## run 1
Design labyrinth_car, start of the top module:
module labyrinth_car
(
	input  		 clk	,
	input  		 rst	,	 
	input  		 echoR,
	input  		 echoL,
	input  		 echoM,
	output 		 trigR,	 
	output 		 trigL,
	output 		 trigM,
	output 		 Tx	,
	output [3:0] motors_PWM,
	output 		 led,
	output 		 buzzer
);
clock: 6.74 ns
lec_check: 0
cap_margin: 20
core_margin: 2
core_utilization: 70
setup_slack_margin: 1.96
slew_margin: 20
run.sh (not shown) runs the stock make flow with config.mk's settings and CLKGATE_MAP_FILE=.
--- input diff run 1..run 2 ---
Settings: SETUP_SLACK_MARGIN: 1.96 -> unset; CTS_CLUSTER_SIZE: unset -> 93; ABC_AREA: unset -> 1; the clock period (ns, I/O delays scaled along): 6.74 -> 6.05.
Looking at transition time at the pin with the least slew margin, run 2 sits below run 1.
The final cell area excluding filler cells was comparable across run 1 and run 2.
Diff run 1 -> run 2: met1 usage in global routing went up by 0.36 points, die size increased 210 um2, chip area line of the yosys report increased by 150 um2 relative to the old numbers, power went up, sequential power increased by 12% relative to the old numbers.
Part of the Yosys area used for sequential elements in run 2 is 0.22 points below run 1.
diff inputs: run 2 => run 3
Settings: ABC_AREA removed (was 1); CORE_UTILIZATION changed from 70 to 72; CTS_CLUSTER_SIZE removed (was 93); SETUP_SLACK_MARGIN newly set to 0.64; the clock period (ns, I/O delays scaled along) changed from 6.05 to 4.46.
Results
- Run 3 -> stages 100% | layout checks FAIL | negative setup slack
- In the reports for run 2 and run 3, the smaller growth of design area from synthesis to finish belongs to run 2.
- Share of synthesized cell area in full adder, half adder and majority cells: run 3 vs run 2 — no meaningful difference
- Run 3 ended up with fewer standard cells than run 2.
- Diff run 2 -> run 3 | first-iteration DRC count | up by more than 10%
- Between run 2 and run 3, the total track usage is lower for run 2.

========
labyrinth_car again, from the RTL that the note above started with.
// labyrinth_car
module labyrinth_car
(
	input  		 clk	,
	input  		 rst	,	 
	input  		 echoR,
	input  		 echoL,
	input  		 echoM,
	output 		 trigR,	 
	output 		 trigL,
	output 		 trigM,
	output 		 Tx	,
	output [3:0] motors_PWM,
	output 		 led,
	output 		 buzzer
);
wire [ 7:0] dataTransmit;
wire 			TxEnable 	;
wire [11:0] distanceR	;
wire [11:0] distanceL	;
wire [11:0] distanceM	;
wire 			endR 			;
wire 			endL			;
wire 			endM			;
wire [27:0]	duty			;
UART_Tx UART_Transmitter(
	.i_Clock(clk)        	,
	.i_Reset(rst)        	,
	.i_TX_DV(TxEnable)     	,
	.i_TX_Byte(dataTransmit),
	.o_TX_Serial(Tx) 		,
	.o_TX_Done()
);
algoritamKretanja AK
(
	.clk(clk)		,
	.rst(rst)		,
	.USR(distanceR),
	.USL(distanceL),
	.USM(distanceM),
	.endR(endR)		,
	.endL(endL)		,
	.endM(endM)		,
	.TxEnable(TxEnable)	,
	.TxData(dataTransmit),
	.duty(duty),
	.led(led),
	.buzzer(buzzer)
);
hcsr04 UltrasonicR
(
	.clk(clk)		,
	.rst(rst)		,
	.echoPin(echoR),
	.trigPin(trigR),
	.o_distance(distanceR),
	.M_end(endR)
);
hcsr04 UltrasonicL
(
	.clk(clk)		,
	.rst(rst)		,
	.echoPin(echoL),
	.trigPin(trigL),
	.o_distance(distanceL),
	.M_end(endL)
);
hcsr04 UltrasonicM
(
	.clk(clk)		,
	.rst(rst)		,
	.echoPin(echoM),
	.trigPin(trigM),
	.o_distance(distanceM),
	.M_end(endM)
);
PWM_generator PWM
(
	.clk(clk)	,
	.rst(rst)	,
	.duty(duty)	,
	.IN(motors_PWM)
);
endmodule
Settings: LEC_CHECK=0, CAP_MARGIN=25, CELL_PAD_IN_SITES_DETAIL_PLACEMENT=2, CORE_ASPECT_RATIO=1.57, CORE_MARGIN=10, CORE_UTILIZATION=23, CTS_CLUSTER_SIZE=31, GPL_ROUTABILITY_DRIVEN=0, GPL_TIMING_DRIVEN=1, MIN_ROUTING_LAYER=met1, PLACE_DENSITY_LB_ADDON=0.14, SETUP_SLACK_MARGIN=1.6, SLEW_MARGIN=10, TNS_END_PERCENT=45; clock period 5.43 ns.
The baseline completed without violations.
Change:
CELL_PAD_IN_SITES_DETAIL_PLACEMENT = not set   (was 2)
CORE_ASPECT_RATIO = not set   (was 1.57)
CORE_MARGIN = 7   (was 10)
CORE_UTILIZATION = 40   (was 23)
CTS_CLUSTER_SIZE = not set   (was 31)
GPL_TIMING_DRIVEN = not set   (was 1)
MIN_ROUTING_LAYER = not set   (was met1)
PLACE_DENSITY_LB_ADDON = not set   (was 0.14)
SETUP_SLACK_MARGIN = not set   (was 1.6)
SLEW_MARGIN = 20   (was 10)
TNS_END_PERCENT = not set   (was 45)
clock period = 10.0 ns   (was 5.43 ns; I/O delays follow)
Result: The new run completed without violations. Clock-buffer cell count drops by 3. Register-to-register slack improved by 4300 ps. Synthesized cell count is unchanged. Die size drops by about 43%.
Change:
CAP_MARGIN = 20   (was 25)
CORE_MARGIN = 2   (was 7)
CORE_UTILIZATION = 67   (was 40)
GPL_ROUTABILITY_DRIVEN = not set   (was 0)
clock period = 6.74 ns   (was 10.0 ns; I/O delays follow)
- die area went down by well over a third
- routed wire length shrinks by a few percent
- worst setup slack is worse by 3200 ps
- worst hold slack improved by 5.6 ps
- power goes up by well over a third
- global-route usage rose by 13 points
Change:
CORE_UTILIZATION = 70   (was 67)
clock period = 5.16 ns   (was 6.74 ns; I/O delays follow)
The changed run passed the timing, DRC and antenna checks.
Total power rises by 36%.
Synthesized area is unchanged.
Via count goes up by 0.65%.
Sequential power came out higher by about 30%.
Setup slack degrades by 1600 ps.
Register-to-register slack got worse by 1600 ps.
Non-clock buffer count increases by 2.

========
## job 7439
labyrinth_car again, from the RTL that the note above started with.
// labyrinth_car
module labyrinth_car
(
	input  		 clk	,
	input  		 rst	,	 
	input  		 echoR,
	input  		 echoL,
	input  		 echoM,
	output 		 trigR,	 
	output 		 trigL,
	output 		 trigM,
	output 		 Tx	,
	output [3:0] motors_PWM,
	output 		 led,
	output 		 buzzer
);
==> flow/config.mk <==
export PLATFORM = sky130hd
export DESIGN_NAME = labyrinth_car
export DESIGN_NICKNAME = labyrinth_car
export VERILOG_FILES = /design/flow/design.v
export SDC_FILE = /design/flow/constraint.sdc
export NUM_CORES = 4
export LEC_CHECK = 0
export CAP_MARGIN = 20
export CORE_MARGIN = 2
export CORE_UTILIZATION = 70
export CTS_CLUSTER_SIZE = 32
export SETUP_SLACK_MARGIN = 1.95
export SLEW_MARGIN = 20
==> flow/constraint.sdc <==
create_clock -name core_clock -period 6.74 [get_ports {clk}]
set_input_delay 1.3480 -clock core_clock [delete_from_list [all_inputs] [get_ports {clk}]]
set_output_delay 1.3480 -clock core_clock [all_outputs]
set_load 0.01 [all_outputs]
Job 7439: PASS, flow complete, no timing, DRC or antenna violations
Here is what was changed in the inputs of job 4221 compared with job 7439.
Settings: clearing CTS_CLUSTER_SIZE, which used to be 32; swapping 70 for 40 in CORE_UTILIZATION; clearing SETUP_SLACK_MARGIN, which used to be 1.95; swapping 6.74 for 10.0 in the clock period (ns, I/O delays scaled along).
[summary]
- Count of placed standard cells in the final layout, fillers left out came out higher on job 4221 than on job 7439.
- Going from job 7439 to job 4221, area growth from synthesis to final layout increased by 0.92 points relative to the old numbers, transition time at the pin with the least slew margin decreased by 0.091 ns relative to the old numbers, total met3 wirelength after detailed routing decreased by about 33% relative to the old numbers, total power draw decreased by about 28% relative to the old numbers, number of nets in the layout decreased by 0.45% relative to the old numbers.
- Comparing floorplan die area for job 7439 and job 4221, the smaller number came from job 7439.
- The via-per-instance ratio reported for job 4221 is smaller than that of job 7439 by 0.77.
- Job 4221 against job 7439: height of the die went up; power dissipated in combinational cells shows a reduction of 34%.
Inputs modified between job 4221 and job 4467:
Settings: an added CORE_ASPECT_RATIO of 0.79; an added GPL_ROUTABILITY_DRIVEN of 1; an added GPL_TIMING_DRIVEN of 1; a change of CORE_UTILIZATION from 40 to 49; a change of CAP_MARGIN from 20 to 10; a change of CORE_MARGIN from 2 to 10; an added MAX_ROUTING_LAYER of met5; an added ABC_AREA of 1; an added CTS_CLUSTER_DIAMETER of 282.
### Flow results
- Job 4467 | stages: all done | timing, DRC, antenna: all pass
- Run comparison: job 4221 start point of the critical path AK.duty[2]$_SDFFE_PP0P_; job 4467 start point of the critical path AK.duty[11]$_SDFFE_PP0P_
- Taking job 4221 as the reference, in job 4467 met3 usage in global routing decreased by 0.21 points relative to the old numbers, combinational gate power +about 10%.
- Number of buffers created by CTS, job 4467 and job 4221: lower on job 4467
- Overall power of the completed layout (higher): job 4221
- Changes observed in job 4467 relative to job 4221: met2 routing resource usage after global routing fell 1.1 points; worst hold slack fell 0.0035 ns; worst setup slack rose 0.18 ns; power share of the sequential group rose 0.9 points.
Input-level comparison between job 2893 and job 4467:
Settings: CORE_MARGIN: 10 -> 7; CELL_PAD_IN_SITES_DETAIL_PLACEMENT: unset -> 2; SLEW_MARGIN: 20 -> 25; CORE_ASPECT_RATIO: 0.79 -> 0.6; CELL_PAD_IN_SITES_GLOBAL_PLACEMENT: unset -> 2; MAX_ROUTING_LAYER: met5 -> unset; PLACE_DENSITY_LB_ADDON: unset -> 0.25; CORE_UTILIZATION: 49 -> 50; CTS_CLUSTER_DIAMETER: 282 -> unset; CAP_MARGIN: 10 -> 35.
Comparing job 2893 against job 4467, there is no change at all in synthesized cell count.
Job 2893 did not finish; a tool error ended it in global placement without I/O (3_1_place_gp_skip_io).
From job 4467 to job 2893 the numbers moved as follows: die span in y went down by 31 microns, die size dropped 6.8%, die span in x up 10%.

========
Setup of run A:
Starting RTL as in the previous note.
==> flow/config.mk <==
export PLATFORM = sky130hd
export DESIGN_NAME = labyrinth_car
export DESIGN_NICKNAME = labyrinth_car
export VERILOG_FILES = /design/flow/design.v
export SDC_FILE = /design/flow/constraint.sdc
export NUM_CORES = 4
export LEC_CHECK = 0
export ABC_AREA = 1
export CAP_MARGIN = 0
export CORE_ASPECT_RATIO = 0.9
export CORE_MARGIN = 2
export CORE_UTILIZATION = 72
export CTS_CLUSTER_DIAMETER = 202
export GPL_ROUTABILITY_DRIVEN = 0
export PLACE_DENSITY = 0.37
export SETUP_SLACK_MARGIN = 0.63
export SLEW_MARGIN = 20
==> flow/constraint.sdc <==
create_clock -name core_clock -period 3.78 [get_ports {clk}]
set_input_delay 0.7560 -clock core_clock [delete_from_list [all_inputs] [get_ports {clk}]]
set_output_delay 0.7560 -clock core_clock [all_outputs]
set_load 0.01 [all_outputs]
Run A: all stages done; final checks FAILED (setup timing).
#### Input delta (run B over run A)
Settings: SETUP_SLACK_MARGIN changed from 0.63 to 0.55; CORE_ASPECT_RATIO changed from 0.9 to 0.85; CTS_CLUSTER_DIAMETER changed from 202 to 143; the clock period (ns, I/O delays scaled along) changed from 3.78 to 4.61.
Results
Run B went all the way through the flow, and no timing, DRC or antenna check failed. Delta (run B minus run A): worst hold slack increased by 0.021 ns relative to the old numbers; total power density per cell area decreased by 56 nW/um^2 relative to the old numbers; worst setup slack increased 0.89 ns; peak ir drop on the vdd network decreased by about 20% relative to the old numbers. Design area, run B vs run A: down by a few percent. Run B vs. run A: critical path depth went up by 4.3%.
### run B -> run C
Settings: SETUP_SLACK_MARGIN no longer set, was 0.55; CTS_CLUSTER_DIAMETER now 181, was 143; CORE_ASPECT_RATIO now 0.9, was 0.85; PLACE_DENSITY now 0.38, was 0.37; the clock period (ns, I/O delays scaled along) now 3.77, was 4.61.
[summary]
- Run C finished every stage; the final checks, however, were not passed, the failures being setup timing.
- Run B → run C: design area went up; cell internal power dissipation went up.
- Run C vs run B — routed wire length rose 1.9%.
- The higher width of the die of run B and run C is in run B.
- Diff run C..run B | clock tree skew after final layout | negligible
- Compared with run B, in run C layout-stage area growth over the synthesis result picked up an extra 2.4 points, net count of the finished layout picked up an extra 2.1%, post-route non-filler standard cell count picked up an extra 40, setup slack after layout lost 0.85 ns.
Setup changes, run C to run D
Settings: a deleted GPL_ROUTABILITY_DRIVEN that had been 0; a deleted CTS_CLUSTER_DIAMETER that had been 181; a deleted PLACE_DENSITY that had been 0.38; a change of CAP_MARGIN from 0 to 20; a deleted ABC_AREA that had been 1; a deleted CORE_ASPECT_RATIO that had been 0.9; a change of the clock period (ns, I/O delays scaled along) from 3.77 to 8.07.
## What came out
- Having completed the whole flow, run D delivered a layout that passed the timing, DRC and antenna checks.
- Run D vs run C, setup slack went up by 3.68 ns.
- Final area for run D is lower than for run C.
- Comparing share of final layout cell area taken by non-clock buffers for run C and run D, the bigger number came from run C.
- On run D: final routed wirelength across all metal layers is 10% lower than what run C gave.
- Run D vs. run C: count of clock-buffer cells in the layout went up by 17%; overall via count from detail_route down 12%; count of unique library cells instantiated by Yosys increased 37; number of standard cells in the layout, taps in and fillers out fell by 16%; synthesized area down 0.70%.
- The top contributor to total power comes out the clock network in one run and sequential cells in the other, namely in run C and run D respectively.
- Per the comparison of run D with run C, power per standard cell area went down by 52%, multi-input combinational cell count went down by about 11%.
Changes in run E relative to run D:
Settings: ABC_AREA now 1, previously not set; CTS_CLUSTER_SIZE now 95, previously not set; the clock period (ns, I/O delays scaled along) now 3.25, was 8.07.
## What came out
Measured against run D, the final weighted congestion in routability-driven placement of run E comes out at 1.06 times the reference value. Run E vs. run D: clock-cell share of area fell by 0.29 points, static leakage rose by 18%. The vias per cell in run E was lower than what run D gave. [run E] flow finished | final checks: failed | reasons: setup timing. Run E: global-route usage is 4.6 points higher than what run D reported. Between run E and run D, it is run E whose count of cell instances traversed by the critical path is lower, by 2. Run E ended with more peak supply drop than run D. For the yosys synthesis chip area, run E came in 0.71% higher than run D did. | setup slack after layout | run E vs run D | 4.18 ns lower |.
### run E -> run F
Settings: ABC_AREA: 1 -> unset; CORE_UTILIZATION: 72 -> 40; CTS_CLUSTER_SIZE: 95 -> unset; the clock period (ns, I/O delays scaled along): 3.25 -> 5.06.
Findings:
- Every stage of the flow completed for run F, and the final layout passed the timing, DRC and antenna checks.
- Run F vs. run E: worst-case headroom to the max-slew limit shrank by 16 points; fraction of the mapped netlist area in compound gates grew by 2.3 points; placed wire-length estimate shrank by 10%.

========
job 2160:
Starting RTL as in the previous note.
==> flow/config.mk <==
export PLATFORM = sky130hd
export DESIGN_NAME = labyrinth_car
export DESIGN_NICKNAME = labyrinth_car
export VERILOG_FILES = /design/flow/design.v
export SDC_FILE = /design/flow/constraint.sdc
export NUM_CORES = 4
export LEC_CHECK = 0
export ABC_AREA = 1
export CAP_MARGIN = 0
export CORE_ASPECT_RATIO = 0.85
export CORE_MARGIN = 2
export CORE_UTILIZATION = 72
export CTS_CLUSTER_DIAMETER = 143
export GPL_ROUTABILITY_DRIVEN = 0
export PLACE_DENSITY = 0.37
export SLEW_MARGIN = 20
==> flow/constraint.sdc <==
create_clock -name core_clock -period 3.79 [get_ports {clk}]
set_input_delay 0.7580 -clock core_clock [delete_from_list [all_inputs] [get_ports {clk}]]
set_output_delay 0.7580 -clock core_clock [all_outputs]
set_load 0.01 [all_outputs]
Job 2160: flow complete, layout not clean; failing: negative setup slack
--- input diff job 2160..job 2210 ---
- a deleted ABC_AREA that had been 1
- a deleted GPL_ROUTABILITY_DRIVEN that had been 0
- a deleted CTS_CLUSTER_DIAMETER that had been 143
- a deleted CORE_ASPECT_RATIO that had been 0.85
- a change of PLACE_DENSITY from 0.37 to 0.92
- a change of CAP_MARGIN from 0 to 20
- a change of the clock period (ns, I/O delays scaled along) from 3.79 to 8.06
In summary, job 2210 completed successfully, with a layout that passed the timing, DRC and antenna checks. Per the comparison of job 2210 with job 2160, proportion of synthesized area in mux cells moved up, fmax moved down, normalized max-slew margin moved down. Taking job 2160 as the reference point, the total number of cells along the worst setup path of job 2210 falls by 4.5%. [job 2210] routed wire length fell about 6% relative to job 2160. Going from job 2160 to job 2210, final net count shrinks by 546. [compare] base=job 2160 new=job 2210: non-clock buffer count went down 98, shortest clock period the worst path allows after layout went up by 720 ps. Higher met3 routing resource usage after global routing goes to job 2160 over job 2210.
--- input diff job 2210..job 2869 ---
- PLACE_DENSITY: 0.92 -> unset
- CTS_CLUSTER_SIZE: unset -> 32
- the clock period (ns, I/O delays scaled along): 8.06 -> 7.77
Findings:
Job 2869: data arrival time at the worst-slack endpoint lower than job 2210. Taking job 2210 as the reference point, the power drawn by the sequential cells of job 2869 rises by about 4%. Between job 2210 and job 2869, wire length of the first global-routing pass decreased. From job 2210 to job 2869 the numbers moved as follows: final-layout clock-cell area share fell by 0.18 points; number of cells on the critical path was more or less identical.
#### Input delta (job 6942 over job 2869)
- CTS_CLUSTER_SIZE removed (was 32)
- the clock period (ns, I/O delays scaled along) changed from 7.77 to 5.16
==> results <==
- Job 2869 has a lower non-clock buffer count than job 6942.
- Die extent in y: job 2869 vs job 6942, no meaningful difference
- Looking at flop-to-flop setup slack across both flows, job 6942 is the weaker of the two, with job 2869 ahead.
- Diff job 2869 -> job 6942: count of clock-buffer cells in the layout -about 6%; first-pass GRT wire length rose by about 2.4%; power density of the placed cells grew by about 60%.
- Job 6942 vs. job 2869: fill cell instance count of the final layout grew by 21, post-placement cell count held steady.
#### Input delta (job 5644 over job 6942)
- an added ABC_AREA of 1
- an added CTS_CLUSTER_DIAMETER of 143
- an added GPL_ROUTABILITY_DRIVEN of 0
- a change of the clock period (ns, I/O delays scaled along) from 5.16 to 3.79
Notes after the runs:
The flow completed for job 5644, but it is not clean: the layout still shows negative setup slack.
Job 6942 finished end to end and its layout was clean on timing, DRC and antenna.
Against job 6942, job 5644 reports a setup slack that is lower.
Final instance area on job 5644 is up relative to job 6942.
Job 5644 gives less area share of xor/xnor cells in the synthesized design than job 6942 did.
Job 5644: total number of vias is about 13% higher than what job 6942 reported.
Job 6942 has a lower global-route usage than job 5644.
Summary of job 5644 over job 6942: part of the power in registers climbed 3.9 points, first-iteration DRC count climbed 406.
The number of signal-net buffers in the layout number comes out higher for job 5644 vs job 6942.
| fmax | job 5644 vs job 6942 | about 10% higher |
Share of the cycle needed by the critical path after routing: job 5644 higher than job 6942
Power is estimated from default activity; no workload was simulated.
